## gioco
module gioco(
	i_ani_stb,														 
	i_clk,															 
	i_rst,															 
	i_animate,														 
	i_dx, 															 
	i_sx,																 
	i_start,															 
	o_x1_pal, o_x2_pal,											 
	o_y1_pal, o_y2_pal,
	o_x1_nav, o_x2_nav,											 
	o_y1_nav, o_y2_nav,
	bri1,bri2,bri3,bri4,bri5,bri6,bri7,bri8,bri9,bri10, 
	ok, ko,															 
	ff_life															 
);
input i_ani_stb, i_clk, i_rst, i_animate, i_dx, i_sx, i_start;
output [9:0] o_x1_pal, o_x2_pal, o_y1_pal, o_y2_pal, o_x1_nav, o_x2_nav, o_y1_nav, o_y2_nav;
output reg bri1,bri2,bri3,bri4,bri5,bri6,bri7,bri8,bri9,bri10;
output reg ok,ko;												
output [1:0] ff_life;
wire ff_bri1, ff_bri2, ff_bri3, ff_bri4,ff_bri5, ff_bri6, ff_bri7, ff_bri8,ff_bri9, ff_bri10;
wire [9:0] ff_x_nav,ff_y_nav,ff_x_pal,ff_y_pal;	
wire ff_x_dirpal,ff_y_dirpal;							
wire [3:0] ff_brick;
wire [1:0] ff_red1,ff_red2,ff_red3,ff_red4;
wire [1:0] ff_blue5,ff_blue6,ff_blue7;
parameter H_SIZE_BRI = 10'd 32;					 
parameter L_SIZE_BRI = 10'd 10; 					 
parameter H_SIZE_NAV = 10'd 32; 					 
parameter L_SIZE_NAV = 10'd 3;  					 
parameter IX_NAV = 10'd 320;						 
parameter IY_NAV = 10'd 470;						 
parameter D_WIDTH = 10'd 640; 				 	 
parameter D_HEIGHT = 10'd 480;					 
parameter H_SIZE_PAL = 10'd 2;					 
parameter IX_PAL = 10'd 320;						 
parameter IY_PAL = 10'd 460;						 
parameter VITE = 2'd 3;								 
parameter BLOCCHI = 4'd 10;						 
parameter ROSSO = 2'd 3;							 
parameter BLU = 2'd 2;								 
parameter wait1=4'b 0000;							 
parameter s0=4'b 0001;
parameter val=4'b 0010;
parameter win=4'b 0100;
parameter go=4'b 1000;
reg [3:0] snext,sreg;								
reg[9:0] x_nav;										 
reg[9:0] y_nav;										 
reg[9:0] x_pal;										 
reg[9:0] y_pal;										 
reg x_dir_pal;											 
reg y_dir_pal;											 
reg [1:0] life;										
reg [3:0] brick;
reg [1:0] red1,red2,red3,red4;
reg [1:0] blue5,blue6,blue7;
assign o_x1_nav = x_nav - H_SIZE_NAV;   
assign o_x2_nav = x_nav + H_SIZE_NAV;   
assign o_y1_nav = y_nav -L_SIZE_NAV; 	 
assign o_y2_nav = y_nav + L_SIZE_NAV;   
assign o_x1_pal = x_pal - H_SIZE_PAL;	 
assign o_x2_pal = x_pal + H_SIZE_PAL;	 
assign o_y1_pal = y_pal -H_SIZE_PAL;	 
  ...
export LEC_CHECK = 0
export CAP_MARGIN = 25
export CELL_PAD_IN_SITES_DETAIL_PLACEMENT = 2
export CORE_MARGIN = 2
export CORE_UTILIZATION = 62
export CTS_CLUSTER_SIZE = 21
export GPL_ROUTABILITY_DRIVEN = 0
export HOLD_SLACK_MARGIN = 0.26
export MAX_ROUTING_LAYER = met4
export MIN_ROUTING_LAYER = met2
export PLACE_DENSITY_LB_ADDON = 0.13
export SETUP_SLACK_MARGIN = 1.92
export SLEW_MARGIN = 30
create_clock -name core_clock -period 15.2 [get_ports {i_clk}]
run.sh (not shown) runs the stock make flow with config.mk's settings and CLKGATE_MAP_FILE=.
The baseline stopped in detailed placement (3_5_place_dp).
Change:
Settings changed: CAP_MARGIN 25 to 20, CELL_PAD_IN_SITES_DETAIL_PLACEMENT 2 to default, CORE_UTILIZATION 62 to 72, CTS_CLUSTER_SIZE 21 to default, GPL_ROUTABILITY_DRIVEN 0 to default, HOLD_SLACK_MARGIN 0.26 to default, MAX_ROUTING_LAYER met4 to default, PLACE_DENSITY_LB_ADDON 0.13 to default, SETUP_SLACK_MARGIN 1.92 to default, SLEW_MARGIN 30 to 20.
Clock period 15.2 ns to 24.0 ns, I/O delays scaled along.
With this change the flow failed in global routing (5_1_grt).
Synthesized cell count does not change.
Die size fell by about 14%.
Synthesized area stays the same.
Change:
Settings changed: CORE_ASPECT_RATIO from default to 1.36, CORE_MARGIN 2 to 5, CORE_UTILIZATION 72 to 64, HOLD_SLACK_MARGIN from default to 0.26, MIN_ROUTING_LAYER met2 to default, PLACE_DENSITY from default to 0.37.
Result: The new run completed with no timing, DRC or antenna violations; die size goes up by about a fifth; synthesized cell count is unchanged; area after synthesis does not change.
Change:
Settings changed: CELL_PAD_IN_SITES_GLOBAL_PLACEMENT from default to 3, CORE_ASPECT_RATIO 1.36 to default, CORE_MARGIN 5 to 2, CORE_UTILIZATION 64 to 40, CTS_CLUSTER_DIAMETER from default to 188, CTS_CLUSTER_SIZE from default to 100, HOLD_SLACK_MARGIN 0.26 to default, PLACE_DENSITY 0.37 to default.
After rerunning:
- The new run completed with no timing, DRC or antenna violations
- routed wire length is higher by about 5.4%
- register-to-register slack gains 0.14 ns
- count of clock-buffer cells in the layout is higher by 1
- hold slack hardly moves
- total power is higher by about 4.5%
- critical path depth is unchanged
- combinational power is about the same


gioco again, from the RTL that the note above started with.
make LEC_CHECK=0 CAP_MARGIN=25 CELL_PAD_IN_SITES_DETAIL_PLACEMENT=2 CORE_MARGIN=7 CORE_UTILIZATION=62 CTS_CLUSTER_DIAMETER=39 CTS_CLUSTER_SIZE=21 GPL_ROUTABILITY_DRIVEN=0 HOLD_SLACK_MARGIN=0.26 MAX_ROUTING_LAYER=met4 MIN_ROUTING_LAYER=met2 PLACE_DENSITY=0.46 SLEW_MARGIN=10 finish   # period 14.2 ns
The starting point never finished: it broke off in 3_5_place_dp.
Next try:
Settings changed: CAP_MARGIN 25 to 20, CELL_PAD_IN_SITES_DETAIL_PLACEMENT 2 to unset, CORE_MARGIN 7 to 5, CORE_UTILIZATION 62 to 64, CTS_CLUSTER_DIAMETER 39 to unset, CTS_CLUSTER_SIZE 21 to unset, GPL_ROUTABILITY_DRIVEN 0 to unset, HOLD_SLACK_MARGIN 0.26 to unset, MAX_ROUTING_LAYER met4 to unset, MIN_ROUTING_LAYER met2 to unset, PLACE_DENSITY 0.46 to unset, SLEW_MARGIN 10 to 20.
Clock period 14.2 ns to 24.0 ns, I/O delays scaled along.
Result:
- The new run passed the timing, DRC and antenna checks
- die area fell by about 8%
- area after synthesis is unchanged
- synthesized cell count does not change


Setup of run A:
gioco again, from the RTL that the note above started with.
clock: 24.0 ns
lec_check: 0
cap_margin: 20
core_margin: 4
core_utilization: 68
gpl_routability_driven: 0
min_routing_layer: met2
slew_margin: 20
Run A failed in global routing with GRT-0116.
Setup changes, run A to run B
--- a/flow/config.mk
+++ b/flow/config.mk
@@ -7,7 +7,13 @@
 export LEC_CHECK = 0
+export ABC_AREA = 1
 export CAP_MARGIN = 20
-export CORE_MARGIN = 4
+export CELL_PAD_IN_SITES_DETAIL_PLACEMENT = 1
+export CELL_PAD_IN_SITES_GLOBAL_PLACEMENT = 0
+export CORE_MARGIN = 9
 export CORE_UTILIZATION = 68
-export GPL_ROUTABILITY_DRIVEN = 0
+export CTS_CLUSTER_SIZE = 70
+export GPL_ROUTABILITY_DRIVEN = 1
+export GPL_TIMING_DRIVEN = 0
 export MIN_ROUTING_LAYER = met2
-export SLEW_MARGIN = 20
+export SETUP_SLACK_MARGIN = -1.27
+export SLEW_MARGIN = 25
### Flow results
The log for run B ends in detailed placement with error DPL-0033, so the run never completed.
Taking run A as the reference, in run B count of library flops with an enable pin saw little to no change, die area went up 4500 um^2, area of the core now sits higher, post-synthesis xor/xnor area fraction shows a reduction of 5.6 points, height of the chip went up about 9%.
Row summed standard-cell area reported by yosys: run B higher / run A lower
Here is what was changed in the inputs of run C compared with run B.
==> flow/config.mk <==
export PLATFORM = sky130hd
export DESIGN_NAME = gioco
export DESIGN_NICKNAME = gioco
export VERILOG_FILES = /design/flow/design.v
export SDC_FILE = /design/flow/constraint.sdc
export NUM_CORES = 4
export LEC_CHECK = 0
export CAP_MARGIN = 20
export CORE_MARGIN = 2
export CORE_UTILIZATION = 68
export CTS_CLUSTER_SIZE = 36
export SLEW_MARGIN = 20
==> flow/constraint.sdc <==
create_clock -name core_clock -period 16.2 [get_ports {i_clk}]
set_input_delay 3.2400 -clock core_clock [delete_from_list [all_inputs] [get_ports {i_clk}]]
set_output_delay 3.2400 -clock core_clock [all_outputs]
set_load 0.01 [all_outputs]
Findings:
[run C] flow finished | final checks: failed | reasons: setup timing
Compared to run B, run C was floorplanned on a smaller die.
Per the comparison of run C with run B, cell count after synthesis fell by 611, post-synthesis instance area fell by about 6%.
Measured against each other, run C and run B differ in number of standard cells reported by yosys, the higher figure coming from run B.
Input-level comparison between run D and run C:
--- a/flow/config.mk
+++ b/flow/config.mk
@@ -9,4 +9,3 @@
 export CORE_MARGIN = 2
-export CORE_UTILIZATION = 68
-export CTS_CLUSTER_SIZE = 36
+export CORE_UTILIZATION = 58
 export SLEW_MARGIN = 20
==> flow/constraint.sdc <==
create_clock -name core_clock -period 14.8 [get_ports {i_clk}]
set_input_delay 2.9600 -clock core_clock [delete_from_list [all_inputs] [get_ports {i_clk}]]
set_output_delay 2.9600 -clock core_clock [all_outputs]
set_load 0.01 [all_outputs]
Findings:
- The flow completed for run D, but it is not clean: the layout still shows setup timing.
- Width of the die (lower): run C
- Summary of run D over run C: number of antenna violations at the first check in global routing decreased by 1 relative to the old numbers; endpoint required time on the critical path decreased by 1420 ps relative to the old numbers; clock group share of total power decreased by 2.6 points relative to the old numbers.
Changes in run E relative to run D:
--- a/flow/config.mk
+++ b/flow/config.mk
@@ -10,2 +10,4 @@
 export CORE_UTILIZATION = 58
+export CTS_CLUSTER_DIAMETER = 167
+export CTS_CLUSTER_SIZE = 100
 export SLEW_MARGIN = 20
==> flow/constraint.sdc <==
create_clock -name core_clock -period 24.0 [get_ports {i_clk}]
set_input_delay 4.8000 -clock core_clock [delete_from_list [all_inputs] [get_ports {i_clk}]]
set_output_delay 4.8000 -clock core_clock [all_outputs]
set_load 0.01 [all_outputs]
==> comparison <==
In summary, run E completed successfully, with a layout that passed the timing, DRC and antenna checks.
The total of clock buffers placed in the layout in run E sits 1 below the value recorded for run D.
Changes observed in run E relative to run D: total power fell by about 46%, relative contribution of the clock network to total power rose by 2.8 points.


Starting RTL as in the previous note.
Settings: LEC_CHECK=0, CAP_MARGIN=20, CORE_MARGIN=2, CORE_UTILIZATION=71, CTS_CLUSTER_DIAMETER=45, CTS_CLUSTER_SIZE=40, PLACE_DENSITY_LB_ADDON=0.28, SLEW_MARGIN=20; clock period 16.9 ns.
The first run never finished: it broke off in global routing (5_1_grt).
Next try:
- CORE_UTILIZATION: 71 -> 68
- CTS_CLUSTER_DIAMETER: 45 -> unset
- CTS_CLUSTER_SIZE: 40 -> 35
- PLACE_DENSITY_LB_ADDON: 0.28 -> unset
- clock period: 16.9 -> 16.2 ns (I/O delays scaled with it)
What happened:
- This time the run produced a layout that fails on setup timing
- die size went up by 4.3%
- area after synthesis is unchanged
- synthesized cell count stays the same
Next try:
- CORE_UTILIZATION: 68 -> 72
- CTS_CLUSTER_DIAMETER: unset -> 228
- CTS_CLUSTER_SIZE: 35 -> 36
- SETUP_SLACK_MARGIN: unset -> 0.96
Outcome: The new run failed in global routing (5_1_grt) with GRT-0232. Area after synthesis does not change. Synthesized cell count stays the same. Die size falls by 5.4%.
Next try:
- CTS_CLUSTER_DIAMETER: 228 -> 398
- CTS_CLUSTER_SIZE: 36 -> 96
- SETUP_SLACK_MARGIN: 0.96 -> unset
- clock period: 16.2 -> 11.9 ns (I/O delays scaled with it)
Outcome: The new run did not get past detailed placement (3_5_place_dp) on DPL-0033; synthesized area is unchanged; die size is unchanged; synthesized cell count stays the same.
Next try:
- CORE_UTILIZATION: 72 -> 40
- CTS_CLUSTER_DIAMETER: 398 -> unset
- CTS_CLUSTER_SIZE: 96 -> unset
- clock period: 11.9 -> 24.0 ns (I/O delays scaled with it)
What happened: Now the flow ran to the end with no violations; synthesized area stays the same; die area came out higher by 77%; synthesized cell count is unchanged.


Starting RTL as in the previous note.
Design gioco, start of the top module:
module gioco(
	i_ani_stb,														 
	i_clk,															 
	i_rst,															 
	i_animate,														 
	i_dx, 															 
	i_sx,																 
	i_start,															 
	o_x1_pal, o_x2_pal,											 
	o_y1_pal, o_y2_pal,
	o_x1_nav, o_x2_nav,											 
	o_y1_nav, o_y2_nav,
	bri1,bri2,bri3,bri4,bri5,bri6,bri7,bri8,bri9,bri10, 
	ok, ko,															 
	ff_life															 
);
input i_ani_stb, i_clk, i_rst, i_animate, i_dx, i_sx, i_start;
output [9:0] o_x1_pal, o_x2_pal, o_y1_pal, o_y2_pal, o_x1_nav, o_x2_nav, o_y1_nav, o_y2_nav;
output reg bri1,bri2,bri3,bri4,bri5,bri6,bri7,bri8,bri9,bri10;
output reg ok,ko;												
output [1:0] ff_life;
wire ff_bri1, ff_bri2, ff_bri3, ff_bri4,ff_bri5, ff_bri6, ff_bri7, ff_bri8,ff_bri9, ff_bri10;
wire [9:0] ff_x_nav,ff_y_nav,ff_x_pal,ff_y_pal;	
wire ff_x_dirpal,ff_y_dirpal;							
wire [3:0] ff_brick;
wire [1:0] ff_red1,ff_red2,ff_red3,ff_red4;
wire [1:0] ff_blue5,ff_blue6,ff_blue7;
parameter H_SIZE_BRI = 10'd 32;					 
parameter L_SIZE_BRI = 10'd 10; 					 
parameter H_SIZE_NAV = 10'd 32; 					 
parameter L_SIZE_NAV = 10'd 3;  					 
parameter IX_NAV = 10'd 320;						 
parameter IY_NAV = 10'd 470;						 
parameter D_WIDTH = 10'd 640; 				 	 
parameter D_HEIGHT = 10'd 480;					 
parameter H_SIZE_PAL = 10'd 2;					 
parameter IX_PAL = 10'd 320;						 
parameter IY_PAL = 10'd 460;						 
parameter VITE = 2'd 3;								 
  ...
==> flow/config.mk <==
export PLATFORM = sky130hd
export DESIGN_NAME = gioco
export DESIGN_NICKNAME = gioco
export VERILOG_FILES = /design/flow/design.v
export SDC_FILE = /design/flow/constraint.sdc
export NUM_CORES = 4
export LEC_CHECK = 0
export ABC_AREA = 1
export CAP_MARGIN = 35
export CORE_MARGIN = 2
export CORE_UTILIZATION = 50
export CTS_CLUSTER_DIAMETER = 129
export CTS_CLUSTER_SIZE = 21
export MIN_ROUTING_LAYER = met1
export PLACE_DENSITY_LB_ADDON = 0.1
export SETUP_SLACK_MARGIN = 3.73
export SLEW_MARGIN = 20
==> flow/constraint.sdc <==
create_clock -name core_clock -period 15.2 [get_ports {i_clk}]
set_input_delay 3.0400 -clock core_clock [delete_from_list [all_inputs] [get_ports {i_clk}]]
set_output_delay 3.0400 -clock core_clock [all_outputs]
set_load 0.01 [all_outputs]
The first run reached the layout checks and failed them: setup timing.
Change:
--- a/flow/config.mk
+++ b/flow/config.mk
@@ -11,3 +11,3 @@
 export CORE_UTILIZATION = 50
-export CTS_CLUSTER_DIAMETER = 129
+export CTS_CLUSTER_DIAMETER = 307
 export CTS_CLUSTER_SIZE = 21
@@ -15,3 +15,3 @@
 export PLACE_DENSITY_LB_ADDON = 0.1
-export SETUP_SLACK_MARGIN = 3.73
+export SETUP_SLACK_MARGIN = -1.5
 export SLEW_MARGIN = 20
=>
- The new run produced a layout that fails on setup timing
- hold slack improves by 0.020 ns
- cell area rose by about 7%
- synthesized cell count does not change
- utilization rose by 5.1 points
- wire length rose by 13%
- via count rose by 8.1%
- power rose by about 10%
Change:
==> flow/config.mk (replaced) <==
export PLATFORM = sky130hd
export DESIGN_NAME = gioco
export DESIGN_NICKNAME = gioco
export VERILOG_FILES = /design/flow/design.v
export SDC_FILE = /design/flow/constraint.sdc
export NUM_CORES = 4
export LEC_CHECK = 0
export CAP_MARGIN = 35
export CORE_ASPECT_RATIO = 0.72
export CORE_MARGIN = 2
export CORE_UTILIZATION = 72
export CTS_CLUSTER_SIZE = 21
export MIN_ROUTING_LAYER = met1
export SLEW_MARGIN = 20
==> flow/constraint.sdc (replaced) <==
create_clock -name core_clock -period 10.0 [get_ports {i_clk}]
set_input_delay 2.0000 -clock core_clock [delete_from_list [all_inputs] [get_ports {i_clk}]]
set_output_delay 2.0000 -clock core_clock [all_outputs]
set_load 0.01 [all_outputs]
Result:
- Now the flow died in detailed placement (DPL-0038)
- area after synthesis decreases by a few percent
- synthesized cell count decreases by a quarter to a third
- die area falls by a quarter to a third
Change:
--- a/flow/config.mk
+++ b/flow/config.mk
@@ -7,8 +7,10 @@
 export LEC_CHECK = 0
+export ABC_AREA = 1
 export CAP_MARGIN = 35
-export CORE_ASPECT_RATIO = 0.72
 export CORE_MARGIN = 2
-export CORE_UTILIZATION = 72
+export CORE_UTILIZATION = 71
+export CTS_CLUSTER_DIAMETER = 223
 export CTS_CLUSTER_SIZE = 21
 export MIN_ROUTING_LAYER = met1
+export PLACE_DENSITY_LB_ADDON = 0.3
 export SLEW_MARGIN = 20
==> flow/constraint.sdc (replaced) <==
create_clock -name core_clock -period 17.3 [get_ports {i_clk}]
set_input_delay 3.4600 -clock core_clock [delete_from_list [all_inputs] [get_ports {i_clk}]]
set_output_delay 3.4600 -clock core_clock [all_outputs]
set_load 0.01 [all_outputs]
Outcome: With this change the flow died in global routing; die size climbs by 7.3%; synthesized area climbs by 6.1%; synthesized cell count climbs by 31%.
Change:
--- a/flow/config.mk
+++ b/flow/config.mk
@@ -10,7 +10,7 @@
 export CORE_MARGIN = 2
-export CORE_UTILIZATION = 71
-export CTS_CLUSTER_DIAMETER = 223
+export CORE_UTILIZATION = 58
+export CTS_CLUSTER_DIAMETER = 49
 export CTS_CLUSTER_SIZE = 21
 export MIN_ROUTING_LAYER = met1
-export PLACE_DENSITY_LB_ADDON = 0.3
+export PLACE_DENSITY_LB_ADDON = 0.1
 export SLEW_MARGIN = 20
==> flow/constraint.sdc (replaced) <==
create_clock -name core_clock -period 15.2 [get_ports {i_clk}]
set_input_delay 3.0400 -clock core_clock [delete_from_list [all_inputs] [get_ports {i_clk}]]
set_output_delay 3.0400 -clock core_clock [all_outputs]
set_load 0.01 [all_outputs]
Outcome: The changed run reached the layout checks and failed them: setup timing. Synthesized area is unchanged. Die size rose by about a fifth. Synthesized cell count is unchanged.
Power and IR drop assume default switching activity.
